### design/flow/design.v
module alu(opcode, operand_1, operand_2, result, nzcv_old, nzcv, c_from_shifter, isWriteback);
parameter N = 32; 
input[3:0] opcode;	 
input wire [N-1:0] operand_1;  
input wire [N-1:0] operand_2;
input wire[3:0] nzcv_old;  
input wire c_from_shifter; 
output reg isWriteback;  
output reg[N-1:0] result;  
output reg [3:0] nzcv; 	 
reg cin;
reg cout;
reg[N-1:0] neg;
always @(*) begin
	cin = 0;
	cout = 0;
	neg = 0;
	nzcv= nzcv_old;
	case(opcode)
		4'd0: begin
			result = operand_1 & operand_2;
			nzcv[1] = c_from_shifter;
			isWriteback = 1;
		end
		4'd1: begin
			result = operand_1 ^ operand_2;
			isWriteback = 1;
			nzcv[1] = c_from_shifter;
		end
		4'd2: begin
			neg = -operand_2;
			{cin, result[N-2:0]} = operand_1[N-2:0]+neg[N-2:0]; 
			{cout, result[N-1]} = cin+ operand_1[N-1]+neg[N-1];
			nzcv[1]  = cout;	 
			nzcv[0] = cin^cout;  
			isWriteback = 1;
		end
		4'd3: begin
			neg = -operand_1;
			{cin, result[N-2:0]} = operand_2[N-2:0]+neg[N-2:0]; 
			{cout, result[N-1]} = cin+ operand_2[N-1]+neg[N-1];
			nzcv[1]  = cout;	 
			nzcv[0] = cin^cout;  
			isWriteback = 1;
		end
		4'd4: begin
			{cin, result[N-2:0]} = operand_1[N-2:0]+operand_2[N-2:0]; 
			{cout, result[N-1]} = cin+ operand_1[N-1]+operand_2[N-1];
			nzcv[1]  = cout;	 
			nzcv[0] = cin^cout;  
			isWriteback = 1;
		end
		4'd5: begin
			{cin, result[N-2:0]} = operand_1[N-2:0]+operand_2[N-2:0]+nzcv_old[1]; 
			{cout, result[N-1]} = cin+ operand_1[N-1]+operand_2[N-1];
			nzcv[1]  = cout;	 
			nzcv[0] = cin^cout;  
			isWriteback = 1;
		end
		4'd6: begin
			neg = -operand_2;
			{cin, result[N-2:0]} = operand_1[N-2:0]+neg[N-2:0]+nzcv_old[1]-1; 
			{cout, result[N-1]} = cin+ operand_1[N-1]+neg[N-1];
			nzcv[1]  = cout;	 
			nzcv[0] = cin^cout;  
			isWriteback = 1;
		end
		4'd7: begin
			neg = -operand_1;
			{cin, result[N-2:0]} = operand_2[N-2:0]+neg[N-2:0]+nzcv_old[1]-1; 
			{cout, result[N-1]} = cin+ operand_2[N-1]+neg[N-1];
			nzcv[1]  = cout;	 
			nzcv[0] = cin^cout;  
			isWriteback = 1;
		end
		4'd8: begin
			result = operand_1 & operand_2;
			isWriteback = 0;
			nzcv[1] = c_from_shifter;
		end
		4'd9: begin
			result = operand_1 ^ operand_2;
			isWriteback = 0;
			nzcv[1] = c_from_shifter;
		end
		4'd10: begin
			neg = -operand_2;
			{cin, result[N-2:0]} = operand_1[N-2:0]+neg[N-2:0]; 
			{cout, result[N-1]} = cin+ operand_1[N-1]+neg[N-1];
			nzcv[1]  = cout;	 
			nzcv[0] = cin^cout;  
			isWriteback = 0;
		end
		4'd11: begin
			{cin, result[N-2:0]} = operand_1[N-2:0]+operand_2[N-2:0]; 
			{cout, result[N-1]} = cin+ operand_1[N-1]+operand_2[N-1];
			nzcv[1]  = cout;	 
			nzcv[0] = cin^cout;  
			isWriteback = 0;
		end
		4'd12: begin
			result = operand_1 | operand_2;
			isWriteback = 1;
			nzcv[1] = c_from_shifter;
		end
		4'd13: begin
			result = operand_2;
			isWriteback = 1;
			nzcv[1] =c_from_shifter;
		end
		4'd14: begin
			result = operand_1 & (~operand_2);
			isWriteback = 1;
			nzcv[1] =c_from_shifter;
		end
		4'd15: begin
			result = ~operand_2;
			isWriteback = 1;
			nzcv[1] = c_from_shifter;
		end
	endcase
	nzcv[3] = result[N-1]; 	 
	nzcv[2] = (result == 0);  
end
endmodule
module bshift(instr_bit_25,imm_value, Rm, Rs, operand2, cin, c_to_alu, direct_data, use_shifter);
	parameter n=32;
	input [n-1:0] direct_data;
	input use_shifter;
	input instr_bit_25;  
	input [11:0] imm_value;  
	input [n-1:0] Rm;
	input [n-1:0] Rs;
	output [n-1:0] operand2;  
	input cin;
	output reg c_to_alu;
	wire instr_bit_25;
	wire [11:0] imm_value;
	reg [n-1:0] in;
	reg [n-1:0] out;
	reg [7:0] shiftby;  
	reg [n-1:0] junk;
	assign operand2 =(use_shifter==1)?out:direct_data ;
	always @* begin 
		in = 0;
		shiftby = 0;
		junk = 0;
		out = 0;
		c_to_alu = 0;
		if (instr_bit_25) begin
			in[n-1:8] = 0;
			in[7:0] = imm_value[7:0];
			shiftby[0]=0;
			shiftby[7:4]=4'd0;
			shiftby[4:1] = imm_value[11:8];
			{junk,out} = {in,in} >> shiftby[7:0];
			if(shiftby[7:0]==0) c_to_alu = cin;
			else c_to_alu = out[31];
		end
		else begin  
			if(imm_value[6:4] == 0) begin
				in = Rm;
				{c_to_alu,out} = {cin ,in} << imm_value[11:7];
			end
			if(imm_value[6:4] == 3'd1) begin
				in = Rm;
				shiftby[7:0] = Rs[7:0];
				{c_to_alu,out} = {cin,in} << shiftby[7:0];
			end
			if(imm_value[6:4] == 3'd2) begin
				in = Rm;
				{out, c_to_alu} = {in,cin} >> imm_value[11:7];
			end
			if(imm_value[6:4] == 3'd3) begin
				in = Rm;
				shiftby[7:0] = Rs[7:0];
				{out, c_to_alu} = {in,cin} >> shiftby[7:0];
			end
			if(imm_value[6:4] == 3'd4) begin
				in = Rm;
				if(in[n-1]){junk,out, c_to_alu} = {32'hFFFFFFFF,in,cin} >> imm_value[11:7];
				else {out, c_to_alu} = {in,cin} >> imm_value[11:7];
			end
			if(imm_value[6:4] == 3'd5) begin
				in = Rm;
				shiftby[7:0] = Rs[7:0];
				if(in[n-1]) {junk,out, c_to_alu} = {32'hFFFFFFFF,in,cin} >> shiftby[7:0];
				else {out,c_to_alu} = {in,cin} >> shiftby[7:0];
			end
			if((imm_value[6:4] == 3'd6)&&(imm_value[11:7]!=5'd0)) begin
				in = Rm;
				{junk,out,c_to_alu} = {in,in,cin} >> imm_value[11:7];
			end
			if(imm_value[6:4] == 3'd7) begin
				in=Rm;
				shiftby[7:0] = Rs[7:0];
				{junk,out,c_to_alu} = {in,in,cin} >> shiftby[4:0];  
			end
			if((imm_value[6:4] == 3'd6)&&(imm_value[11:7]==5'd0)) begin
				in= Rm;
				{out, c_to_alu} = {cin, in};
			end
		end
	end
endmodule 
module cond ( nzcv,  condition_code, will_this_be_executed);
input wire[3:0] nzcv;
input wire[3:0] condition_code;
output reg will_this_be_executed;
always @* begin
case(condition_code)
	0: begin	 
	if(nzcv[2] == 1)  will_this_be_executed = 1;
	else will_this_be_executed = 0;	
	end
	1: begin  
	if(nzcv[2] == 0)  will_this_be_executed = 1;
	else will_this_be_executed = 0;	
	end
	2: begin  
	if(nzcv[1] == 1)  will_this_be_executed = 1;
	else will_this_be_executed = 0;	
	end	
	3: begin  
	if(nzcv[1] == 0)  will_this_be_executed = 1;
	else will_this_be_executed = 0;	
	end	
	4: begin  
	if(nzcv[3] == 1)  will_this_be_executed = 1;
	else will_this_be_executed = 0;	
	end	
	5: begin  
	if(nzcv[3] == 0)  will_this_be_executed = 1;
	else will_this_be_executed = 0;	
	end	
	6: begin  
	if(nzcv[0] == 1)  will_this_be_executed = 1;
	else will_this_be_executed = 0;	
	end	
	7: begin  
	if(nzcv[0] == 0)  will_this_be_executed = 1;
	else will_this_be_executed = 0;	
	end	
	8: begin  
	if(nzcv[1] == 1 && nzcv[2] == 0)  will_this_be_executed = 1;
	else will_this_be_executed = 0;	
	end	
	9: begin  
	if(nzcv[1] == 0 && nzcv[2] == 1)  will_this_be_executed = 1;
	else will_this_be_executed = 0;	
	end	
	10: begin  
	if(nzcv[3] == nzcv[0])  will_this_be_executed = 1;
	else will_this_be_executed = 0;	
	end	
	11: begin  
	if(nzcv[3] != nzcv[0])  will_this_be_executed = 1;
	else will_this_be_executed = 0;	
	end	
	12: begin  
	if(nzcv[2] == 0 && nzcv[3] == nzcv[0])  will_this_be_executed = 1;
	else will_this_be_executed = 0;	
	end	
	13: begin  
	if(nzcv[2] == 0 || nzcv[3] != nzcv[0])  will_this_be_executed = 1;
	else will_this_be_executed = 0;	
	end	
	14: begin  
	will_this_be_executed = 1;	
	end	
	15: begin  
	will_this_be_executed = 1;
	end
endcase
end
endmodule
module multiplier(    Rs, Rm, result  );
parameter N = 32; 
output wire[N-1:0] result;
input wire[N-1:0] Rs;
input wire[N-1:0] Rm;
assign result = Rm*Rs;
endmodule
module inst_decode(ir, instr_type);
input wire [31:0] ir;
output reg[3:0] instr_type;
always@* begin
	instr_type = 9;
	if(ir[27] == 1 && ir[26] ==1) instr_type = 12;
	if(ir[27] == 1 && ir[26] == 0) begin
		if(ir[25] == 0) instr_type = 10;
		else if(ir[25] == 1) instr_type = 11;
	end
	if(ir[27] == 0 && ir[26] == 1) begin
		if(ir[25] == 0) instr_type = 8;
		else begin
			if(ir[4] == 1) instr_type = 9;
			if(ir[4] == 0) instr_type = 8;
		end
	end
	if(ir[27] == 0 && ir[26] == 0) begin
		if(ir[25] == 1) instr_type = 7;
		else begin
			if(ir[11:8] == 4'b1111 && ir[7:4] == 4'b0001) instr_type = 2;
			else if( (( ir[7] ==1) && (ir[4] == 1)) == 0) instr_type = 7;
			else if( ir[6] == 1) instr_type = 6;
			else if( ir[6] == 0 && ir[5] == 1 && ir[22] == 1) instr_type = 5;
			else if( ir[6] == 0 && ir[5] == 1 && ir[22] == 1) instr_type = 4;
			else if( ir[6] == 0 && ir[5] == 0 && ir[24] == 1) instr_type = 3;
			else if( ir[6] == 0 && ir[5] == 0 && ir[24] == 0 && ir[23] ==1) instr_type = 1;
			else if( ir[6] == 0 && ir[5] == 0 && ir[24] == 0 && ir[23] ==0) instr_type = 0;
		end
	end
end
endmodule
module arm7_execute (
	input             clk,
	input      [31:0] instr_i,   
	input      [31:0] rn_i,      
	input      [31:0] rd_i,      
	input      [31:0] rs_i,      
	input      [31:0] rm_i,      
	input      [31:0] pc_i,      
	input      [3:0]  nzcv_i,    
	output reg [31:0] result_o,
	output reg [3:0]  nzcv_o,
	output reg        wb_o,
	output reg        exec_o
);
localparam T_MULTIPLY          = 4'd0;
localparam T_DATA_PROCESSING   = 4'd7;
localparam T_LOAD_STORE        = 4'd8;
localparam T_BRANCH            = 4'd11;
localparam OP_SUB              = 4'd2;
localparam OP_ADD              = 4'd4;
reg [31:0] instr_q, rn_q, rd_q, rs_q, rm_q, pc_q;
reg [3:0]  nzcv_q;
always @(posedge clk) begin
	instr_q <= instr_i;
	rn_q    <= rn_i;
	rd_q    <= rd_i;
	rs_q    <= rs_i;
	rm_q    <= rm_i;
	pc_q    <= pc_i;
	nzcv_q  <= nzcv_i;
end
wire [3:0]  instr_type;
wire [31:0] mult_result;
wire [31:0] shifter_result;
wire        c_to_alu;
wire [31:0] alu_result;
wire [3:0]  alu_nzcv;
wire        alu_is_writeback;
wire        will_this_be_executed;
reg        use_shifter;
reg [31:0] alu_operand_1;
reg [31:0] alu_operand_2;
reg [3:0]  alu_opcode;
inst_decode InstructionDecoder(
	.ir(instr_q),
	.instr_type(instr_type)
);
multiplier Multiplier(
	.Rs(rs_q),
	.Rm(rm_q),
	.result(mult_result)
);
always @(*) begin
	alu_operand_2 = 0;
	case (instr_type)
		T_DATA_PROCESSING: begin
			alu_operand_1 = rn_q;
			use_shifter = 1;
			alu_opcode = instr_q[24:21];
		end
		T_MULTIPLY: begin
			alu_operand_1 = (instr_q[21] == 1) ? rd_q : 32'd0;	 
			alu_operand_2 = mult_result;
			use_shifter = 0;
			alu_opcode = OP_ADD;
		end
		T_BRANCH: begin
			alu_operand_1 = pc_q - 4;
			alu_operand_2 = (instr_q[23] == 1) ? {6'b111111, instr_q[23:0], 2'b00} : {6'b000000, instr_q[23:0], 2'b00};
			use_shifter = 0;
			alu_opcode = OP_ADD;
		end
		T_LOAD_STORE: begin
			alu_operand_1 = rn_q;
			use_shifter = 1;
			alu_opcode = (instr_q[23] == 1) ? OP_ADD : OP_SUB;
		end
		default: begin
			alu_operand_1 = rn_q;
			use_shifter = 1;
			alu_opcode = OP_ADD;
		end
	endcase
end
bshift BarrelShifter(
	.instr_bit_25(instr_q[25]),
	.imm_value(instr_q[11:0]),
	.Rs(rs_q),
	.Rm(rm_q),
	.cin(nzcv_q[1]),
	.direct_data(alu_operand_2),
	.use_shifter(use_shifter),
	.operand2(shifter_result),
	.c_to_alu(c_to_alu)
);
alu ALU(
	.opcode(alu_opcode),
	.operand_1(alu_operand_1),
	.operand_2(shifter_result),
	.nzcv_old(nzcv_q),
	.c_from_shifter(c_to_alu),
	.result(alu_result),
	.nzcv(alu_nzcv),
	.isWriteback(alu_is_writeback)
);
cond conditionFieldChecker(
	.nzcv(nzcv_q),
	.condition_code(instr_q[31:28]),
	.will_this_be_executed(will_this_be_executed)
);
always @(posedge clk) begin
	result_o <= alu_result;
	nzcv_o   <= alu_nzcv;
	wb_o     <= alu_is_writeback;
	exec_o   <= will_this_be_executed;
end
endmodule
### design/flow/run.sh
#!/bin/bash
# the make line also repeats each setting of config.mk as NAME=value (left out here)
make -C /OpenROAD-flow-scripts/flow DESIGN_CONFIG=/design/flow/config.mk WORK_HOME=/design/flow/orfs CLKGATE_MAP_FILE= finish
### design/flow/config.mk
export PLATFORM = sky130hd
export DESIGN_NAME = arm7_execute
export DESIGN_NICKNAME = arm7_execute
export VERILOG_FILES = /design/flow/design.v
export SDC_FILE = /design/flow/constraint.sdc
export NUM_CORES = 4
export LEC_CHECK = 0
export CAP_MARGIN = 20
export CORE_MARGIN = 2
export CORE_UTILIZATION = 56
export SETUP_SLACK_MARGIN = 1.93
export SLEW_MARGIN = 20
### design/flow/constraint.sdc
create_clock -name core_clock -period 7.03 [get_ports {clk}]
set_input_delay 1.4060 -clock core_clock [delete_from_list [all_inputs] [get_ports {clk}]]
set_output_delay 1.4060 -clock core_clock [all_outputs]
set_load 0.01 [all_outputs]
==> results of run 1 <==
[per-layer routing]
metal,GRT overflow,GRT usage [%]
met5,1,43.0
met4,80,74.8
met3,13,65.2
met2,69,92.8
met1,8,79.2
[through the flow]
stage / setup slack (ns) / std cells / hold slack, ns / utilization (%)
CTS: -4.32 / 8518 / 0.544 / 83.7
detailed placement: -4.83 / 8301 / 0.530 / 77.7
global placement: -4.26 / 8300 / 0.520 / 77.7
floorplan: -4.17 / 5640 / 0.488 / -
[what timing repair did]
item,4_1_cts
endpoints found under the setup margin,35
cloned,2
buffers inserted,162
gates resized,538
pin swaps,251
==> impl_metrics.toml, run 1 <==
# generated from flow reports
[synth]
yosysWarnings = 5
ys_sh_xor_pct = 5.65
synthesis.area_sq_um = 44000
synth-edff-count = 0
flop_cell = "dfxtp_1"
synth_top_area_share_pct = 19.0
ys_sh_aoi_pct = 22.1
synth.net_count = 6541
ys_ff = 233
avgSynthCellArea_sq_um = 7.80
synthCells = 5640
synth-adder-area-share_pct = 27.1
top_cells_by_area = "fa_1 19%, dfxtp_1 11%, ha_1 8.2%"
ys_async_sr_fraction_pct = 0
yosys_area_sq_um = 44000
ys_cells = 5640
ys_top_logic_family = "adder cells"
ys_types = 114
ys_seq_share_pct = 10.6
most_common_cell = "nand2_1"
ys_sh_mux_pct = 4.53
simple_gate_share_pct = 21.8
synth_top_cell_by_area = "fa_1"
yosys-top-cells-count = "595 x nand2_1, 534 x inv_1, 417 x fa_1"

[global_route]
gr-total-overflow = 171
grt_usage_pct = 78.4

[clocking]
root_buffer = "clkbuf_16"
holdBufCountCts = 0
clockBufferDepth = 3
cts.sinks = 233
cts_buffers = 29
htreeDepth = 1

[floorplanning]
rows = 102
die_x_um = 284
ios = 235
core_area_sq_um = 77600
fp_util_pct = 56.7
die-area_sq_um = 80900
dieHeight_um = 284

[placed_design]
postPlaceCellArea_sq_um = 60300
place_hpwl_mm = 190
place.gp.congestion = 1.21
portBuffers = 234

[status]
error = "[ERROR GRT-0116] Global routing finished with congestion. Check the congestion regions in the DRC Viewer."
status = "stopped before the end"
haltStage = "5_1_grt"
==> inputs of run 2 (changes only) <==
- CORE_UTILIZATION: 56 -> 72
- CTS_CLUSTER_DIAMETER: default -> 275
- CTS_CLUSTER_SIZE: default -> 97
- PLACE_DENSITY: default -> 0.37
- SETUP_SLACK_MARGIN: 1.93 -> -1.04
- TNS_END_PERCENT: default -> 40
- clock period: 7.03 -> 10.9 ns (I/O delays scaled with it)
==> run 2 against run 1 <==
  * The run again fails in 5_1_grt
  * Area after synthesis did not move
  * Synthesized cell count did not move
  * Die size fell by 22%
==> impl_metrics.toml, run 2 <==
# generated from flow reports
[status]
haltStage = "5_1_grt"
status = "stopped before the end"
error = "[ERROR GRT-0116] Global routing finished with congestion. Check the congestion regions in the DRC Viewer."

[floorplanning]
die_x_um = 251
core_area_sq_um = 60400
ios = 235
die-area_sq_um = 63100
rows = 90
fp_util_pct = 72.9
dieHeight_um = 251

[synth]
ys_sh_aoi_pct = 22.1
yosysWarnings = 5
ys_seq_share_pct = 10.6
synthCells = 5640
most_common_cell = "nand2_1"
ys_ff = 233
ys_async_sr_fraction_pct = 0
flop_cell = "dfxtp_1"
ys_sh_mux_pct = 4.53
yosys-top-cells-count = "595 x nand2_1, 534 x inv_1, 417 x fa_1"
synth_top_area_share_pct = 19.0
simple_gate_share_pct = 21.8
ys_sh_xor_pct = 5.65
ys_top_logic_family = "adder cells"
synth.net_count = 6541
avgSynthCellArea_sq_um = 7.80
synth-edff-count = 0
ys_cells = 5640
ys_types = 114
top_cells_by_area = "fa_1 19%, dfxtp_1 11%, ha_1 8.2%"
synth_top_cell_by_area = "fa_1"
synth-adder-area-share_pct = 27.1
yosys_area_sq_um = 44000
synthesis.area_sq_um = 44000

[clocking]
htreeDepth = 1
clockBufferDepth = 3
root_buffer = "clkbuf_16"
holdBufCountCts = 0
cts.sinks = 233
cts_buffers = 6

[placed_design]
portBuffers = 234
placed_cells = 7024
pre_cts_ws_ns = -1.44
place.gp.congestion = 1.50
place_hpwl_mm = 153

[global_route]
grt_usage_pct = 65.8
gr-total-overflow = 11
==> run 2: metal layers <==
layer  overflow  GRT usage, %
met4          8          59.9
met1          1          70.1
met3          1          44.4
met2          1          84.0
met5          0          23.5
==> run 2: timing repair <==
item | in CTS
setup endpoints to repair | 2
resized | 34
buffers inserted | 6
pin swaps | 4
==> run 2: per-stage QoR <==
step / hold WS, ns / utilization (%) / area (sq um)
detailed placement: 0.565 / 85.5 / 51600
CTS: 0.593 / 86.1 / 52000
floorplan: 0.488 / - / 44000
global placement: 0.534 / 85.5 / 51600
==> inputs of run 3 (changes only) <==
- CORE_UTILIZATION: 72 -> 51
- CTS_CLUSTER_DIAMETER: 275 -> default
- CTS_CLUSTER_SIZE: 97 -> 100
- PLACE_DENSITY: 0.37 -> default
- SETUP_SLACK_MARGIN: -1.04 -> default
- TNS_END_PERCENT: 40 -> 5
- clock period: 10.9 -> 7.95 ns (I/O delays scaled with it)
==> run 3 against run 2 <==
  * Now fails the layout checks on setup timing
  * Die size rose by 40%
  * Synthesized cell count unchanged
  * Area after synthesis is the same
==> impl_metrics.toml, run 3 <==
# flow metrics
[status]
status = "complete, but fails checks"
violations = "setup timing"

[drt]
wl_per_cell_um = 28.9
drcViolationCount = 0
final_antenna_net_count = 0
via_count = 55506
drtPass1Iterations = 6
via_per_inst = 6.56
drt-initial-drc-count = 8442
totalWireLength_mm = 244

[synth]
simple_gate_share_pct = 21.8
ys_seq_share_pct = 10.6
synthesis.area_sq_um = 44000
avgSynthCellArea_sq_um = 7.80
ys_ff = 233
synthCells = 5640
top_cells_by_area = "fa_1 19%, dfxtp_1 11%, ha_1 8.2%"
yosysWarnings = 5
yosys-top-cells-count = "595 x nand2_1, 534 x inv_1, 417 x fa_1"
synth-edff-count = 0
ys_sh_mux_pct = 4.53
ys_cells = 5640
synth-adder-area-share_pct = 27.1
ys_async_sr_fraction_pct = 0
flop_cell = "dfxtp_1"
ys_top_logic_family = "adder cells"
most_common_cell = "nand2_1"
ys_sh_aoi_pct = 22.1
yosys_area_sq_um = 44000
synth_top_cell_by_area = "fa_1"
ys_types = 114
synth.net_count = 6541
synth_top_area_share_pct = 19.0
ys_sh_xor_pct = 5.65

[timing]
min_period_ns = 11.74
max_freq_mhz = 85.2
fin_ws_ns = -3.79
skew_ns = 0.0440
slew_viol_final = 0
grt_setup_unrepaired = "true"
period_used_pct = 148
final.setup.tns_ns = -54.20
setup_viol = 27
hold_viol_final = 0
holdWs_ns = 0.578
slew_headroom_pct = 20.8
worst_slew_pin_slew_ns = 1.16

[global_route]
grt_pass1_vias = 55023
grt_max_degree = 40
antenna_found_initial = 29
gr-total-overflow = 0
grt_usage_pct = 52.2
grt_pass1_wl_mm = 348

[worst_hold_path]
holdPathEnd = "exec_o"
min_from = "instr_q[30]"
hold_depth = 1
hold_class = "register to register"

[worst_setup_path]
worst-path-stages = 49
r2r_slack_ns = -3.79
r2r_end = "nzcv_o[2]"
crit_fanout = 7
cp.required_ns = 8.53
critPathTopFamily = "adder cells"
crit_type = "register to register"
setup.worst_path.start_class = "register"
critPathSlowestCell = "fa_2"
rr_worst_depth = 49
cp_slowest_stage_delay_ns = 0.59
reg2reg_from = "rs_q[2]"
cp-end-kind = "register"
cp.buffers_inverters = 9
crit_arrival_ns = 12.31
startpoint = "rs_q[2]"
cp-endpoint = "nzcv_o[2]"

[clocking]
cts.sinks = 233
clockBufferDepth = 3
cts_buffers = 29
cts_tree = "built"
worstSkewPairLatency_ns = 0.68
htreeDepth = 1
root_buffer = "clkbuf_16"
clkTransAtPathRegs_ns = 0.06

[run]
max_cap_viol_count = 0
warnings = 95

[floorplanning]
die-area_sq_um = 88700
fp_util_pct = 51.5
ios = 235
core_area_sq_um = 85400
rows = 107
dieHeight_um = 298
die_x_um = 298

[placed_design]
place.gp.congestion = 1.11
portBuffers = 234
postPlaceCellArea_sq_um = 59700
place_hpwl_mm = 192

[final_layout]
fin_area_sq_um = 61900
syn_to_final_growth_pct = 40.6
final_nets = 8179
utilization_pct = 72.5
==> run 3: metal layers <==
layer,GRT usage (%),part of all wire (%),wire length [um]
met4,37.3,9.3,22600
met5,1.52,0.15,378
met2,76.0,40,98500
met1,64.2,36,87400
met3,18.1,14,35200
==> run 3: stage by stage <==
| stage | setup WS, ns | cells |
|---|---|---|
| floorplan | -3.26 | 5640 |
| global placement | -3.76 | 8372 |
| detailed placement | -4.17 | 8372 |
| CTS | -3.55 | 8426 |
| global route | -4.10 | 8444 |
| finish | -3.79 | 8458 |
==> run 3: repair_timing <==
action / 4_1_cts / 5_1_grt
hold buffers: 0 / 0
gates resized: 68 / 146
pin swaps: 12 / 92
cloned: 0 / 0
setup buffers: 1 / 18
endpoints found under the hold margin: 0 / 0
setup endpoints to repair: 29 / 29
==> run 3: layout make-up <==
cell class	count	area, sq um
multi-input combinational	4487	36800
fill	6290	23500
clock inverter	19	229
timing repair buffer	1990	15800
tap	1144	1430
sequential	233	4700
clock buffer	34	785
antenna	14	35.0
inverter	537	2020
==> inputs of run 4 (changes only) <==
- CORE_UTILIZATION: 51 -> 61
- CTS_CLUSTER_DIAMETER: default -> 322
- CTS_CLUSTER_SIZE: 100 -> default
- HOLD_SLACK_MARGIN: default -> 0.3
- SETUP_SLACK_MARGIN: default -> -1.01
- TNS_END_PERCENT: 5 -> default
- clock period: 7.95 -> 10.1 ns (I/O delays scaled with it)
==> run 4 against run 3 <==
  * The run now fails in 5_1_grt
  * Area after synthesis unchanged
  * Die size decreased by 16%
  * Synthesized cell count unchanged
==> impl_metrics.toml, run 4 <==
# generated from flow reports
[status]
status = "stopped before the end"
haltStage = "5_1_grt"

[synth]
yosys_area_sq_um = 44000
synth.net_count = 6541
yosys-top-cells-count = "595 x nand2_1, 534 x inv_1, 417 x fa_1"
ys_cells = 5640
synthesis.area_sq_um = 44000
yosysWarnings = 5
flop_cell = "dfxtp_1"
ys_sh_aoi_pct = 22.1
top_cells_by_area = "fa_1 19%, dfxtp_1 11%, ha_1 8.2%"
synth_top_area_share_pct = 19.0
avgSynthCellArea_sq_um = 7.80
ys_sh_mux_pct = 4.53
ys_sh_xor_pct = 5.65
synth-adder-area-share_pct = 27.1
ys_seq_share_pct = 10.6
ys_types = 114
ys_async_sr_fraction_pct = 0
ys_ff = 233
synth_top_cell_by_area = "fa_1"
synth-edff-count = 0
ys_top_logic_family = "adder cells"
synthCells = 5640
most_common_cell = "nand2_1"
simple_gate_share_pct = 21.8

[clocking]
htreeDepth = 1
root_buffer = "clkbuf_16"
holdBufCountCts = 0
clockBufferDepth = 3
cts.sinks = 233
cts_buffers = 28

[placed_design]
place_hpwl_mm = 173
pre_cts_ws_ns = -1.79
place.gp.congestion = 1.22
portBuffers = 234
placed_cells = 7515

[floorplanning]
die-area_sq_um = 74300
fp_util_pct = 61.6
die_x_um = 273
dieHeight_um = 273
ios = 235
rows = 98
core_area_sq_um = 71500
[run 4: per-stage QoR]
step                utilization, %  cell area (sq um)
detailed placement            76.1              54400
CTS                           78.1              55800
global placement              76.1              54400
floorplan                        -              44200
[run 4: what timing repair did]
action                                  in CTS
endpoints found under the setup margin       5
cloned                                       1
pin swaps                                   47
setup buffers                               18
resized                                     89
==> inputs of run 5 (changes only) <==
- CELL_PAD_IN_SITES_GLOBAL_PLACEMENT: default -> 1
- CORE_UTILIZATION: 61 -> 40
- CTS_CLUSTER_DIAMETER: 322 -> default
- HOLD_SLACK_MARGIN: 0.3 -> default
- SETUP_SLACK_MARGIN: -1.01 -> default
- SLEW_MARGIN: 20 -> 15
- clock period: 10.1 -> 13.0 ns (I/O delays scaled with it)
==> run 5 against run 4 <==
  * The run now finishes clean
  * Die size grew 52%
  * Area after synthesis is the same
  * Synthesized cell count is the same
==> impl_metrics.toml, run 5 <==
# flow metrics
[status]
status = "timing/DRC/antenna clean"

[synth]
simple_gate_share_pct = 21.8
yosys_area_sq_um = 44000
avgSynthCellArea_sq_um = 7.80
ys_async_sr_fraction_pct = 0
synthesis.area_sq_um = 44000
yosys-top-cells-count = "595 x nand2_1, 534 x inv_1, 417 x fa_1"
synth_top_area_share_pct = 19.0
ys_cells = 5640
flop_cell = "dfxtp_1"
synth.net_count = 6541
ys_seq_share_pct = 10.6
ys_sh_aoi_pct = 22.1
ys_sh_mux_pct = 4.53
synth_top_cell_by_area = "fa_1"
synthCells = 5640
yosysWarnings = 5
synth-edff-count = 0
ys_types = 114
most_common_cell = "nand2_1"
ys_ff = 233
ys_sh_xor_pct = 5.65
synth-adder-area-share_pct = 27.1
ys_top_logic_family = "adder cells"
top_cells_by_area = "fa_1 19%, dfxtp_1 11%, ha_1 8.2%"

[final_layout]
syn_to_final_growth_pct = 14.5
final_nets = 6767
fin_area_sq_um = 50400
utilization_pct = 46.2

[floorplanning]
fp_util_pct = 40.4
die_x_um = 336
die-area_sq_um = 113000
ios = 235
core_area_sq_um = 109000
rows = 121
dieHeight_um = 336

[clocking]
root_buffer = "clkbuf_16"
holdBufCountCts = 0
cts.sinks = 233
cts_buffers = 30
clkTransAtPathRegs_ns = 0.06
worstSkewPairLatency_ns = 0.66
clockBufferDepth = 3
htreeDepth = 1
cts_tree = "built"

[timing]
hold_viol_final = 0
final.setup.tns_ns = 0
slew_viol_final = 0
worst_slew_pin_slew_ns = 1.20
max_freq_mhz = 80.1
period_used_pct = 96.1
setup_viol = 0
grt_setup_unrepaired = "false"
slew_headroom_pct = 19.5
skew_ns = 0.0238
min_period_ns = 12.49

[drt]
totalWireLength_mm = 224
via_per_inst = 6.34
drtPass1Iterations = 9
wl_per_cell_um = 30.7
drcViolationCount = 0
final_antenna_net_count = 0
via_count = 46324
drt-initial-drc-count = 5754

[placed_design]
place.gp.congestion = 1.05
portBuffers = 234
place_hpwl_mm = 181
postPlaceCellArea_sq_um = 49200

[worst_setup_path]
cp-endpoint = "nzcv_o[2]"
rr_worst_depth = 49
cp_slowest_stage_delay_ns = 0.54
reg2reg_from = "rs_q[3]"
setup.worst_path.start_class = "register"
cp.buffers_inverters = 8
critPathSlowestCell = "fa_1"
r2r_end = "nzcv_o[2]"
worst-path-stages = 49
cp-end-kind = "register"
cp.required_ns = 13.55
crit_fanout = 11
critPathTopFamily = "adder cells"
startpoint = "rs_q[3]"
crit_arrival_ns = 13.03
cpMostUsedCell = "fa_1"
r2r_slack_ns = 0.51
crit_type = "register to register"

[global_route]
grt_usage_pct = 39.2
gr-total-overflow = 0
grt_max_degree = 44
grt_pass1_wl_mm = 323
antenna_found_initial = 20
grt_pass1_vias = 45071

[worst_hold_path]
hold_depth = 1
holdPathEnd = "exec_o"
hold_class = "register to register"
min_from = "instr_q[30]"

[run]
max_cap_viol_count = 0
warnings = 91
-- run 5: final cells by class --
class / count / area (sq um)
Antenna cell: 7 / 17.5
Clock buffer: 37 / 848
Clock inverter: 18 / 191
Fill cell: 11104 / 58600
Inverter: 537 / 2020
Multi-Input combinational cell: 4487 / 35900
Sequential cell: 233 / 4680
Tap cell: 1414 / 1770
Timing Repair Buffer: 577 / 4990
-- run 5: what timing repair did --
| item | CTS | global route |
|---|---|---|
| buffers inserted | 0 | 2 |
| endpoints found under the hold margin | 0 | 0 |
| resized | 0 | 23 |
| setup endpoints to repair | 0 | 2 |
-- run 5: metal layers --
metal  wire length [um]  track usage [%]  up-vias
li1                   -                -    20222
met1              93600             52.7    22794
met2              94500             58.3     2705
met3              22300             9.06      589
met4              13900             20.5       14
met5                 96                0        -
-- run 5: per-stage QoR --
stage                     hold WS (ns)  std cells  setup WS, ns
after floorplan                  0.488       5640         0.869
after global placement           0.519       7245         0.585
after detailed placement         0.528       7245         0.345
after CTS                        0.548       7300         0.316
after global routing             0.599       7303       0.00228
final                            0.550       7310         0.513
==> inputs of run 6 (changes only) <==
- CELL_PAD_IN_SITES_GLOBAL_PLACEMENT: 1 -> default
- CORE_UTILIZATION: 40 -> 56
- SETUP_SLACK_MARGIN: default -> -0.73
- SLEW_MARGIN: 15 -> 20
- clock period: 13.0 -> 10.1 ns (I/O delays scaled with it)
==> run 6 against run 5 <==
  * Now fails the layout checks on setup timing
  * Die size decreased by 28%
  * Global-route usage increased by 15 points
  * Largest cell class unchanged
  * Highest routed layer unchanged
==> impl_metrics.toml, run 6 <==
# flow metrics
[status]
status = "complete, but fails checks"
violations = "setup timing"

[synth]
ys_types = 114
ys_sh_xor_pct = 5.65
ys_sh_aoi_pct = 22.1
yosysWarnings = 5
synthesis.area_sq_um = 44000
simple_gate_share_pct = 21.8
synth_top_area_share_pct = 19.0
synth_top_cell_by_area = "fa_1"
flop_cell = "dfxtp_1"
ys_cells = 5640
ys_sh_mux_pct = 4.53
most_common_cell = "nand2_1"
yosys-top-cells-count = "595 x nand2_1, 534 x inv_1, 417 x fa_1"
ys_top_logic_family = "adder cells"
avgSynthCellArea_sq_um = 7.80
ys_ff = 233
synthCells = 5640
synth-adder-area-share_pct = 27.1
yosys_area_sq_um = 44000
synth-edff-count = 0
ys_seq_share_pct = 10.6
ys_async_sr_fraction_pct = 0
top_cells_by_area = "fa_1 19%, dfxtp_1 11%, ha_1 8.2%"
synth.net_count = 6541

[global_route]
grt_usage_pct = 53.9
gr-usage-met3_pct = 22.8
grt_util_met1_pct = 64.3
gr-total-overflow = 0
antenna_found_initial = 23
busiest_layer = "met2"
grt_pass1_vias = 52257
grt_pass1_wl_mm = 330
grt_max_degree = 56
grt.met2_usage_pct = 77.7

[worst_setup_path]
cp.required_ns = 10.63
startpoint = "rm_q[11]"
setup.worst_path.start_class = "register"
crit_fanout = 13
r2r_slack_ns = -1.83
r2r_end = "nzcv_o[2]"
worst-path-stages = 44
crit_type = "register to register"
cp-end-kind = "register"
critPathSlowestCell = "fa_1"
cpMostUsedCell = "fa_1"
critPathTopFamily = "adder cells"
cp_slowest_stage_delay_ns = 0.95
reg2reg_from = "rm_q[11]"
cp.buffers_inverters = 8
crit_arrival_ns = 12.46
rr_worst_depth = 44
cp-endpoint = "nzcv_o[2]"

[clocking]
cts_buffers = 29
root_buffer = "clkbuf_16"
cts.sinks = 233
clockBufferDepth = 3
cts_tree = "built"
worstSkewPairLatency_ns = 0.67
clkTransAtPathRegs_ns = 0.06
holdBufCountCts = 0
htreeDepth = 1

[final_layout]
final_nets = 7544
syn_to_final_growth_pct = 29.7

[floorplanning]
ios = 235
die_x_um = 284
die-area_sq_um = 80900
dieHeight_um = 284
fp_util_pct = 56.7
rows = 102
core_area_sq_um = 77600

[drt]
drtPass1Iterations = 10
drcViolationCount = 0
drt-initial-drc-count = 8824
final_antenna_net_count = 0
totalWireLength_mm = 232
via_per_inst = 6.93
via_count = 53463
wl_per_cell_um = 30.1

[timing]
grt_setup_unrepaired = "true"
max_freq_mhz = 83.8
min_period_ns = 11.93
fin_ws_ns = -1.83
worst_slew_pin_slew_ns = 1.23
slew_headroom_pct = 16.9
final.setup.tns_ns = -13.65
slew_viol_final = 0
holdWs_ns = 0.563
period_used_pct = 118
setup_viol = 16
skew_ns = 0.0432
hold_viol_final = 0

[placed_design]
portBuffers = 234
place_hpwl_mm = 175
place.gp.congestion = 1.15

[worst_hold_path]
hold_class = "register to register"
holdPathEnd = "exec_o"
hold_depth = 1
min_from = "instr_q[30]"

[run]
max_cap_viol_count = 0
warnings = 95
## run 6: per-layer routing
metal,wire [um],up-vias
met5,318,-
met4,23100,25
met3,37000,1726
met2,92700,5034
met1,78800,24895
li1,-,21783
## run 6: area by class of cell
type                       instances  area [sq um]
tap                             1040          1300
fill                            5489         20500
antenna                           14          35.0
sequential                       233          4700
clock inverter                    15           140
multi-input combinational       4487         37100
timing repair buffer            1355         11000
inverter                         537          2020
clock buffer                      37           786
## run 6: timing repair
item,in CTS,in global routing
endpoints found under the setup margin,7,15
buffers inserted,7,29
pin swaps,31,116
resized,83,179
## run 6: per-stage QoR
stage               setup WS (ns)  utilization [%]  instance area (sq um)  std cells
floorplan                   -1.11                -                  44200       5640
global placement            -1.79             70.4                  54600       7622
detailed placement          -2.13             70.4                  54600       7622
CTS                         -1.25             72.2                  56000       7681
global route                -2.05             73.5                  57000       7707
finish                      -1.83             73.5                  57100       7718
==> inputs of run 7 (changes only) <==
- CELL_PAD_IN_SITES_GLOBAL_PLACEMENT: default -> 1
- CORE_MARGIN: 2 -> 4
- CORE_UTILIZATION: 56 -> 50
- PLACE_DENSITY: default -> 0.42
- SETUP_SLACK_MARGIN: -0.73 -> default
- clock period: 10.1 -> 6.99 ns (I/O delays scaled with it)
==> run 7 against run 6 <==
  * Still fails the layout checks on setup timing
  * Final cell count up 11%
  * Sequential cell count unchanged
  * Area after synthesis unchanged
  * Clock skew down 0.022 ns
  * Via count up 1.2%
  * Die size up 15%
  * Routed wire length down 4.4%
  * Largest cell class unchanged
==> impl_metrics.toml, run 7 <==
# flow metrics
[timing]
worst_slew_pin_slew_ns = 1.17
fin_ws_ns = -4.30
min_period_ns = 11.29
period_used_pct = 161
skew_ns = 0.0208
final.setup.tns_ns = -74.32
slew_viol_final = 0
setup_viol = 29
grt_setup_unrepaired = "true"
max_freq_mhz = 88.6
slew_headroom_pct = 20.9
hold_viol_final = 0

[global_route]
gr-total-overflow = 0
grt_pass1_vias = 52880
grt_pass1_wl_mm = 324
grt_max_degree = 37
antenna_found_initial = 17
grt_usage_pct = 45.3

[clocking]
clkTransAtPathRegs_ns = 0.06
clockBufferDepth = 3
cts_tree = "built"
cts.sinks = 233
cts_buffers = 29
worstSkewPairLatency_ns = 0.66
htreeDepth = 1
root_buffer = "clkbuf_16"

[worst_setup_path]
cp.buffers_inverters = 6
r2r_end = "nzcv_o[2]"
reg2reg_from = "rs_q[2]"
startpoint = "rs_q[2]"
crit_type = "register to register"
cpMostUsedCell = "fa_1"
r2r_slack_ns = -4.30
cp-end-kind = "register"
rr_worst_depth = 49
critPathSlowestCell = "fa_2"
cp.required_ns = 7.54
setup.worst_path.start_class = "register"
crit_arrival_ns = 11.84
cp_slowest_stage_delay_ns = 0.57
worst-path-stages = 49
crit_fanout = 4
critPathTopFamily = "adder cells"
cp-endpoint = "nzcv_o[2]"

[run]
max_cap_viol_count = 0
warnings = 95

[worst_hold_path]
hold_depth = 1
min_from = "instr_q[30]"
hold_class = "register to register"
holdPathEnd = "exec_o"

[synth]
flop_cell = "dfxtp_1"
simple_gate_share_pct = 21.8
most_common_cell = "nand2_1"
synth.net_count = 6541
yosys-top-cells-count = "595 x nand2_1, 534 x inv_1, 417 x fa_1"
ys_async_sr_fraction_pct = 0
ys_sh_aoi_pct = 22.1
yosys_area_sq_um = 44000
synthesis.area_sq_um = 44000
ys_sh_xor_pct = 5.65
ys_types = 114
synth_top_area_share_pct = 19.0
ys_sh_mux_pct = 4.53
avgSynthCellArea_sq_um = 7.80
synth-adder-area-share_pct = 27.1
synth-edff-count = 0
ys_seq_share_pct = 10.6
ys_cells = 5640
synth_top_cell_by_area = "fa_1"
ys_top_logic_family = "adder cells"
yosysWarnings = 5
ys_ff = 233
synthCells = 5640
top_cells_by_area = "fa_1 19%, dfxtp_1 11%, ha_1 8.2%"

[status]
status = "complete, but fails checks"
violations = "setup timing"

[final_layout]
instances_no_fill = 8604
syn_to_final_growth_pct = 48.0
utilization_pct = 74.9
logic_area_sq_um = 38700
fillers = 6778
regArea_sq_um = 4710
final_nets = 8314

[floorplanning]
dieHeight_um = 305
die_x_um = 305
ios = 235
core_area_sq_um = 87000
rows = 108
die-area_sq_um = 92800
fp_util_pct = 50.6

[drt]
wl_per_cell_um = 25.8
drt-initial-drc-count = 7468
final_antenna_net_count = 0
via_count = 54105
totalWireLength_mm = 222
via_per_inst = 6.29
drcViolationCount = 0
drtPass1Iterations = 12

[placed_design]
portBuffers = 234
place_hpwl_mm = 176
placed_cells = 8396
place.gp.congestion = 1.21
## run 7: metal layers
metal  share of wire [%]  GRT usage [%]  vias up
li1                    -              -    23335
met1                  37           56.8    25536
met2                  40           65.7     4026
met3                  14           16.3     1198
met4                 8.8           29.3       10
met5               0.031              0        -
## run 7: cell type report
cell class / count / share of cell area (%)
Inverter: 537 / 3.11
Multi-Input combinational cell: 4487 / 59.5
Clock inverter: 17 / 0.386
Timing Repair Buffer: 2125 / 26.3
Antenna cell: 13 / 0.0499
Sequential cell: 233 / 7.23
Tap cell: 1155 / 2.22
Clock buffer: 37 / 1.21
## run 7: per-stage QoR
stage	cell area [sq um]	hold WS, ns	worst slack, ns
3_3_place_gp	59900	0.547	-4.31
2_1_floorplan	44400	0.488	-4.21
3_5_place_dp	59900	0.566	-4.52
4_1_cts	63400	0.572	-4.08
6_report	65100	0.574	-4.30
5_1_grt	65100	0.602	-4.76
## run 7: timing repair
item                                    4_1_cts  5_1_grt
pin swaps                                   181      188
resized                                     367      261
hold endpoints to repair                      0        0
hold buffers                                  0        0
buffers inserted                             88       66
endpoints found under the setup margin       32       34
==> inputs of run 8 (changes only) <==
- ABC_AREA: default -> 0
- CAP_MARGIN: 20 -> 25
- CELL_PAD_IN_SITES_GLOBAL_PLACEMENT: 1 -> 3
- CORE_ASPECT_RATIO: default -> 0.57
- CORE_MARGIN: 4 -> 9
- CORE_UTILIZATION: 50 -> 19
- CTS_CLUSTER_DIAMETER: default -> 57
- CTS_CLUSTER_SIZE: default -> 69
- GPL_ROUTABILITY_DRIVEN: default -> 1
- GPL_TIMING_DRIVEN: default -> 1
- HOLD_SLACK_MARGIN: default -> 0.24
- MIN_ROUTING_LAYER: default -> met1
- PLACE_DENSITY: 0.42 -> default
- PLACE_DENSITY_LB_ADDON: default -> 0.18
- SETUP_SLACK_MARGIN: default -> -0.6
- SLEW_MARGIN: 20 -> 40
- TNS_END_PERCENT: default -> 60
- clock period: 6.99 -> 18.6 ns (I/O delays scaled with it)
==> run 8 against run 7 <==
  * The run now finishes clean
  * Utilization down 52 points
  * Largest cell class unchanged
  * Highest routed layer unchanged
==> impl_metrics.toml, run 8 <==
# flow metrics
[status]
status = "timing/DRC/antenna clean"

[final_layout]
final_nets = 6663
syn_to_final_growth_pct = 18.6
utilization_pct = 22.8

[worst_setup_path]
cp.buffers_inverters = 4
reg2reg_from = "rm_q[9]"
cp-end-kind = "register"
critPathTopFamily = "adder cells"
r2r_slack_ns = 3.66
crit_fanout = 23
worst-path-stages = 44
startpoint = "rm_q[9]"
rr_worst_depth = 44
crit_type = "register to register"
cp-endpoint = "nzcv_o[2]"
setup.worst_path.start_class = "register"
critPathSlowestCell = "dfxtp_2"
r2r_end = "nzcv_o[2]"
cp_slowest_stage_delay_ns = 0.69
cp.required_ns = 19.14
cpMostUsedCell = "fa_1"
crit_arrival_ns = 15.48

[global_route]
gr-total-overflow = 0
grt_pass1_vias = 44507
grt_usage_pct = 21.7
grt_max_degree = 45
antenna_found_initial = 31
grt_pass1_wl_mm = 387

[clocking]
cts.sinks = 233
holdBufCountCts = 0
cts_tree = "built"
ctsResizeCount = 0
post-cts-setup-buffers = 0
root_buffer = "clkbuf_16"
worstSkewPairLatency_ns = 0.67
clkTransAtPathRegs_ns = 0.07
htreeDepth = 2
cts_buffers = 37
clockBufferDepth = 3

[timing]
worst_slew_pin_slew_ns = 0.968
skew_ns = 0.0381
grt_setup_unrepaired = "false"
max_freq_mhz = 66.9
final.setup.tns_ns = 0
setup_viol = 0
slew_viol_final = 0
hold_viol_final = 0
min_period_ns = 14.94
slew_headroom_pct = 35.2
period_used_pct = 80.3

[drt]
drcViolationCount = 0
totalWireLength_mm = 284
wl_per_cell_um = 31.9
drtPass1Iterations = 8
via_count = 45703
final_antenna_net_count = 0
via_per_inst = 5.14
drt-initial-drc-count = 5695

[floorplanning]
rows = 132
fp_util_pct = 19.2
ios = 235
die_x_um = 656
dieHeight_um = 381
core_area_sq_um = 229000
die-area_sq_um = 250000

[synth]
yosys-top-cells-count = "595 x nand2_1, 534 x inv_1, 417 x fa_1"
flop_cell = "dfxtp_1"
synth.net_count = 6541
synth-adder-area-share_pct = 27.1
ys_types = 114
synth_top_cell_by_area = "fa_1"
synthCells = 5640
yosysWarnings = 5
synth_top_area_share_pct = 19.0
ys_async_sr_fraction_pct = 0
yosys_area_sq_um = 44000
simple_gate_share_pct = 21.8
ys_cells = 5640
most_common_cell = "nand2_1"
ys_top_logic_family = "adder cells"
avgSynthCellArea_sq_um = 7.80
synth-edff-count = 0
synthesis.area_sq_um = 44000
ys_seq_share_pct = 10.6
top_cells_by_area = "fa_1 19%, dfxtp_1 11%, ha_1 8.2%"
ys_sh_xor_pct = 5.65
ys_ff = 233
ys_sh_mux_pct = 4.53
ys_sh_aoi_pct = 22.1

[placed_design]
place.gp.congestion = 0.958
place_hpwl_mm = 235
portBuffers = 234

[run]
max_cap_viol_count = 0
warnings = 90

[worst_hold_path]
min_from = "instr_q[30]"
hold_class = "register to register"
holdPathEnd = "exec_o"
hold_depth = 1
[run 8: final cells by class]
cell class / instances / area [sq um]
clock inverters: 26 / 364
repair buffers: 466 / 4040
clock buffers: 39 / 943
fillers: 25368 / 177000
inverters: 537 / 2020
flip-flops and latches: 233 / 4700
well taps: 3082 / 3860
diodes: 19 / 47.5
multi-input cells: 4487 / 36200
[run 8: through the flow]
stage | cell area [sq um] | cells | setup WS, ns | hold WS [ns]
finish | 52200 | 8889 | 3.66 | 0.559
detailed placement | 50800 | 8802 | 3.79 | 0.542
CTS | 52100 | 8867 | 3.70 | 0.561
floorplan | 44000 | 5640 | 6.47 | 0.488
global route | 52200 | 8870 | 2.89 | 0.599
global placement | 50400 | 8784 | 3.93 | 0.544
[run 8: routing by layer]
| metal | routed length (um) | GRT usage (%) | part of all wire, % | vias to the layer above |
|---|---|---|---|---|
| met1 | 156000 | 36.5 | 55 | 23562 |
| met2 | 97700 | 26.5 | 34 | 1887 |
| met4 | 3510 | 2.82 | 1.2 | 8 |
| li1 | - | - | - | 20057 |
| met5 | 47 | 0 | 0.017 | - |
| met3 | 26300 | 5.62 | 9.3 | 189 |
==> inputs of run 9 (changes only) <==
- ABC_AREA: 0 -> 1
- CAP_MARGIN: 25 -> 20
- CELL_PAD_IN_SITES_GLOBAL_PLACEMENT: 3 -> default
- CORE_ASPECT_RATIO: 0.57 -> default
- CORE_MARGIN: 9 -> 2
- CORE_UTILIZATION: 19 -> 45
- CTS_CLUSTER_DIAMETER: 57 -> 59
- CTS_CLUSTER_SIZE: 69 -> 87
- MIN_ROUTING_LAYER: met1 -> default
- PLACE_DENSITY_LB_ADDON: 0.18 -> 0.12
- SETUP_SLACK_MARGIN: -0.6 -> 1.94
- SLEW_MARGIN: 40 -> 20
- clock period: 18.6 -> 6.97 ns (I/O delays scaled with it)
==> run 9 against run 8 <==
  * Now fails the layout checks on setup timing
  * Hold slack lost 0.021 ns
  * Highest routed layer unchanged
  * Setup slack lost 7.4 ns
  * Clock skew grew 0.020 ns
  * Critical endpoint unchanged
==> impl_metrics.toml, run 9 <==
# flow metrics
[timing]
slew_headroom_pct = 26.4
skew_ns = 0.0583
fin_ws_ns = -3.73
grt_setup_unrepaired = "true"
min_period_ns = 10.70
period_used_pct = 154
slew_viol_final = 0
max_freq_mhz = 93.4
setup_viol = 30
worst_slew_pin_slew_ns = 1.09
hold_viol_final = 0

[worst_setup_path]
crit_arrival_ns = 11.28
rr_worst_depth = 53
cp-end-kind = "register"
worst-path-stages = 53
crit_type = "register to register"
setup.worst_path.start_class = "register"
cp-endpoint = "nzcv_o[2]"
critPathSlowestCell = "fa_2"
r2r_end = "nzcv_o[2]"
r2r_slack_ns = -3.73
cp.buffers_inverters = 13
cpMostUsedCell = "nand2_1"
critPathTopFamily = "adder cells"
startpoint = "rm_q[8]"
reg2reg_from = "rm_q[8]"
cp_slowest_stage_delay_ns = 0.69
crit_fanout = 10
cp.required_ns = 7.55

[floorplanning]
rows = 116
die-area_sq_um = 104000
fp_util_pct = 45.5
core_area_sq_um = 100000
die_x_um = 323
ios = 235
dieHeight_um = 323

[synth]
simple_gate_share_pct = 35.9
ys_sh_mux_pct = 0.131
flop_cell = "dfxtp_1"
ys_ff = 233
synthCells = 7413
top_cells_by_area = "fa_1 18%, nand2_1 18%, inv_1 10%"
ys_seq_share_pct = 10.2
yosys-top-cells-count = "2163 x nand2_1, 1273 x inv_1, 786 x nand3_1"
ys_cells = 7413
synth-adder-area-share_pct = 26.1
ys_async_sr_fraction_pct = 0
yosysWarnings = 5
synthesis.area_sq_um = 45700
synth_top_area_share_pct = 18.3
ys_sh_aoi_pct = 9.30
ys_top_logic_family = "simple AND/OR/NAND/NOR gates"
synth-edff-count = 0
synth.net_count = 8314
yosys_area_sq_um = 45700
ys_types = 68
ys_sh_xor_pct = 4.45
avgSynthCellArea_sq_um = 6.16
synth_top_cell_by_area = "fa_1"
most_common_cell = "nand2_1"

[drt]
drcViolationCount = 0
final_antenna_net_count = 0
totalWireLength_mm = 261
via_per_inst = 5.70
drt-initial-drc-count = 8767
drtPass1Iterations = 9
via_count = 61282
wl_per_cell_um = 24.3

[worst_hold_path]
holdPathEnd = "exec_o"
hold_class = "register to register"
hold_depth = 2
min_from = "nzcv_q[2]"

[final_layout]
final_nets = 10272
fillers = 8411
fin_area_sq_um = 69400
syn_to_final_growth_pct = 51.9

[global_route]
grt_usage_pct = 48.6
grt_pass1_wl_mm = 374
grt_max_degree = 45
grt_pass1_vias = 59322
gr-total-overflow = 0
antenna_found_initial = 14

[clocking]
clkTransAtPathRegs_ns = 0.09
holdBufCountCts = 0
cts_tree = "built"
clockBufferDepth = 3
root_buffer = "clkbuf_16"
htreeDepth = 1
cts_buffers = 29
cts.sinks = 233
worstSkewPairLatency_ns = 0.69

[placed_design]
place_hpwl_mm = 216
pre_cts_ws_ns = -4.01
portBuffers = 234
place.gp.congestion = 1.17
postPlaceCellArea_sq_um = 63000

[run]
warnings = 93
max_cap_viol_count = 0

[status]
status = "complete, but fails checks"
violations = "setup timing"
## run 9: through the flow
stage | TNS (ns) | hold WS, ns | util, % | std cells
3_3_place_gp | -82.73 | 0.512 | 62.8 | 10505
2_1_floorplan | -32.45 | 0.454 | - | 7413
5_1_grt | -83.84 | 0.558 | 69.1 | 10756
6_report | -77.96 | 0.538 | 69.1 | 10760
4_1_cts | -73.29 | 0.537 | 66.7 | 10695
3_5_place_dp | -84.34 | 0.518 | 62.8 | 10505
## run 9: cell type report
type | instances | area (sq um) | area share [%]
diodes | 9 | 22.5 | 0.0324
inverters | 1321 | 5000 | 7.20
repair buffers | 2237 | 18500 | 26.7
clock buffers | 30 | 739 | 1.07
clock inverters | 24 | 425 | 0.613
multi-input cells | 5549 | 38300 | 55.2
flip-flops and latches | 233 | 4710 | 6.79
well taps | 1357 | 1700 | 2.45
## run 9: repair_timing
item | CTS | global route
pin swaps | 145 | 185
setup buffers | 136 | 55
gates resized | 444 | 507
gates cloned | 0 | 1
setup endpoints to repair | 34 | 35
## run 9: routing by layer
metal  up-vias  wire length, um  global-route usage (%)
met5         -              116                       0
met4        10            15400                    21.4
met3       965            38700                    16.6
met2      4562           106000                    71.4
met1     28776           101000                    64.3
li1      26969                -                       -
==> inputs of run 10 (changes only) <==
- CORE_ASPECT_RATIO: default -> 1.4
- CORE_UTILIZATION: 45 -> 57
- CTS_CLUSTER_DIAMETER: 59 -> 346
- CTS_CLUSTER_SIZE: 87 -> 100
- GPL_ROUTABILITY_DRIVEN: 1 -> default
- GPL_TIMING_DRIVEN: 1 -> default
- HOLD_SLACK_MARGIN: 0.24 -> default
- PLACE_DENSITY: default -> 0.42
- PLACE_DENSITY_LB_ADDON: 0.12 -> default
- SETUP_SLACK_MARGIN: 1.94 -> default
- TNS_END_PERCENT: 60 -> 5
- clock period: 6.97 -> 7.76 ns (I/O delays scaled with it)
==> run 10 against run 9 <==
  * Area after synthesis stayed put
  * The run now fails in 5_1_grt
  * Die size shrank 21%
  * Synthesized cell count stayed put
==> impl_metrics.toml, run 10 <==
# generated from flow reports
[status]
status = "stopped before the end"
haltStage = "5_1_grt"
error = "[ERROR GRT-0116] Global routing finished with congestion. Check the congestion regions in the DRC Viewer."

[synth]
ys_sh_mux_pct = 0.131
synth_top_area_share_pct = 18.3
yosys-top-cells-count = "2163 x nand2_1, 1273 x inv_1, 786 x nand3_1"
yosysWarnings = 5
top_cells_by_area = "fa_1 18%, nand2_1 18%, inv_1 10%"
most_common_cell = "nand2_1"
ys_ff = 233
ys_seq_share_pct = 10.2
synth_top_cell_by_area = "fa_1"
ys_async_sr_fraction_pct = 0
ys_top_logic_family = "simple AND/OR/NAND/NOR gates"
ys_sh_xor_pct = 4.45
simple_gate_share_pct = 35.9
ys_sh_aoi_pct = 9.30
synth-edff-count = 0
avgSynthCellArea_sq_um = 6.16
yosys_area_sq_um = 45700
flop_cell = "dfxtp_1"
synth-adder-area-share_pct = 26.1
ys_cells = 7413
synth.net_count = 8314
synthesis.area_sq_um = 45700
synthCells = 7413
ys_types = 68

[global_route]
gr-total-overflow = 401
grt_usage_pct = 71.3

[clocking]
htreeDepth = 1
cts.sinks = 233
root_buffer = "clkbuf_16"
holdBufCountCts = 0
clockBufferDepth = 3
cts_buffers = 6

[placed_design]
portBuffers = 234
place_hpwl_mm = 203
postPlaceCellArea_sq_um = 60000
place.gp.congestion = 1.30

[floorplanning]
fp_util_pct = 57.7
dieHeight_um = 339
rows = 122
die-area_sq_um = 82500
ios = 235
die_x_um = 243
core_area_sq_um = 79200
[run 10: through the flow]
stage	utilization [%]	TNS, ns	std cells	worst slack (ns)
2_1_floorplan	-	-15.46	7413	-1.71
4_1_cts	76.9	-54.19	9903	-2.85
3_3_place_gp	75.7	-54.63	9870	-2.90
3_5_place_dp	75.7	-61.48	9870	-3.16
[run 10: routing by layer]
metal / overflow / track usage [%]
met5: 0 / 23.9
met4: 179 / 71.5
met2: 219 / 91.4
met1: 1 / 71.0
met3: 2 / 51.2
[run 10: what timing repair did]
action / 4_1_cts
gates resized: 160
buffers inserted: 25
pin swaps: 49
setup endpoints to repair: 29
==> inputs of run 11 (changes only) <==
- ABC_AREA: 1 -> default
- CAP_MARGIN: 20 -> 5
- CELL_PAD_IN_SITES_GLOBAL_PLACEMENT: default -> 1
- CORE_ASPECT_RATIO: 1.4 -> default
- CORE_UTILIZATION: 57 -> 71
- CTS_CLUSTER_DIAMETER: 346 -> 107
- CTS_CLUSTER_SIZE: 100 -> 19
- GPL_TIMING_DRIVEN: default -> 0
- MIN_ROUTING_LAYER: default -> met2
- PLACE_DENSITY: 0.42 -> default
- PLACE_DENSITY_LB_ADDON: default -> 0.19
- SETUP_SLACK_MARGIN: default -> -0.93
- SLEW_MARGIN: 20 -> 15
- TNS_END_PERCENT: 5 -> 20
- clock period: 7.76 -> 16.2 ns (I/O delays scaled with it)
==> run 11 against run 10 <==
  * The run fails in 3_1_place_gp_skip_io
  * Synthesized cell count is 24% lower
  * Area after synthesis decreased by 3.7%
  * Die size fell by 22%
==> impl_metrics.toml, run 11 <==
# generated from flow reports
[status]
status = "stopped before the end"
haltStage = "3_1_place_gp_skip_io"
error = "[ERROR FLW-0024] Place density exceeds 1.0 (current PLACE_DENSITY_LB_ADDON =  0.19). Please check if the value of  PLACE_DENSITY_LB_ADDON is between 0 and 0.99."

[floorplanning]
die-area_sq_um = 64000
rows = 91
core_area_sq_um = 61500
fp_util_pct = 71.6
die_x_um = 253
dieHeight_um = 253

[synth]
simple_gate_share_pct = 21.8
synth-adder-area-share_pct = 27.1
ys_types = 114
synth_top_cell_by_area = "fa_1"
yosys_area_sq_um = 44000
ys_seq_share_pct = 10.6
ys_sh_mux_pct = 4.53
yosys-top-cells-count = "595 x nand2_1, 534 x inv_1, 417 x fa_1"
synthCells = 5640
ys_cells = 5640
synth-edff-count = 0
yosysWarnings = 5
ys_ff = 233
most_common_cell = "nand2_1"
synth.net_count = 6541
ys_top_logic_family = "adder cells"
ys_async_sr_fraction_pct = 0
synthesis.area_sq_um = 44000
synth_top_area_share_pct = 19.0
ys_sh_xor_pct = 5.65
ys_sh_aoi_pct = 22.1
avgSynthCellArea_sq_um = 7.80
flop_cell = "dfxtp_1"
top_cells_by_area = "fa_1 19%, dfxtp_1 11%, ha_1 8.2%"
==> inputs of run 12 (changes only) <==
- ABC_AREA: default -> 0
- CAP_MARGIN: 5 -> 20
- CELL_PAD_IN_SITES_GLOBAL_PLACEMENT: 1 -> default
- CORE_UTILIZATION: 71 -> 55
- CTS_CLUSTER_DIAMETER: 107 -> 59
- CTS_CLUSTER_SIZE: 19 -> 49
- GPL_ROUTABILITY_DRIVEN: default -> 1
- GPL_TIMING_DRIVEN: 0 -> 1
- HOLD_SLACK_MARGIN: default -> -0.09
- MIN_ROUTING_LAYER: met2 -> default
- PLACE_DENSITY_LB_ADDON: 0.19 -> 0.12
- SETUP_SLACK_MARGIN: -0.93 -> -0.6
- SLEW_MARGIN: 15 -> 20
- TNS_END_PERCENT: 20 -> 60
- clock period: 16.2 -> 10.4 ns (I/O delays scaled with it)
==> run 12 against run 11 <==
  * The flow stops in 5_1_grt
  * Synthesized cell count unchanged
  * Die size increased by 29%
  * Area after synthesis unchanged
==> impl_metrics.toml, run 12 <==
# generated from flow reports
[status]
status = "stopped before the end"
haltStage = "5_1_grt"

[placed_design]
place.gp.congestion = 1.13
place_hpwl_mm = 182
placed_cells = 7689
portBuffers = 234

[clocking]
clockBufferDepth = 3
root_buffer = "clkbuf_16"
cts.sinks = 233
htreeDepth = 1
holdBufCountCts = 0
cts_buffers = 25

[synth]
ys_cells = 5640
most_common_cell = "nand2_1"
top_cells_by_area = "fa_1 19%, dfxtp_1 11%, ha_1 8.2%"
ys_sh_xor_pct = 5.65
synth-adder-area-share_pct = 27.1
avgSynthCellArea_sq_um = 7.80
ys_types = 114
synth.net_count = 6541
yosys_area_sq_um = 44000
synthesis.area_sq_um = 44000
ys_ff = 233
ys_async_sr_fraction_pct = 0
synth_top_area_share_pct = 19.0
synth_top_cell_by_area = "fa_1"
flop_cell = "dfxtp_1"
synthCells = 5640
ys_seq_share_pct = 10.6
ys_top_logic_family = "adder cells"
yosys-top-cells-count = "595 x nand2_1, 534 x inv_1, 417 x fa_1"
simple_gate_share_pct = 21.8
synth-edff-count = 0
yosysWarnings = 5
ys_sh_aoi_pct = 22.1
ys_sh_mux_pct = 4.53

[floorplanning]
fp_util_pct = 55.6
rows = 103
die-area_sq_um = 82300
ios = 235
core_area_sq_um = 79100
die_x_um = 287
dieHeight_um = 287
-- run 12: per-stage QoR --
stage | setup slack (ns) | util (%) | hold slack (ns) | cell area [sq um]
after CTS | -0.875 | 71.8 | 0.587 | 56800
after detailed placement | -1.96 | 69.6 | 0.547 | 55100
after global placement | -1.35 | 69.6 | 0.539 | 55100
after floorplan | -0.806 | - | 0.488 | 44200
-- run 12: timing repair --
action                                 in CTS
buffers inserted                           27
setup endpoints to repair                   8
gates resized                             124
pin swaps                                  56
cloned                                      1
endpoints found under the hold margin       0
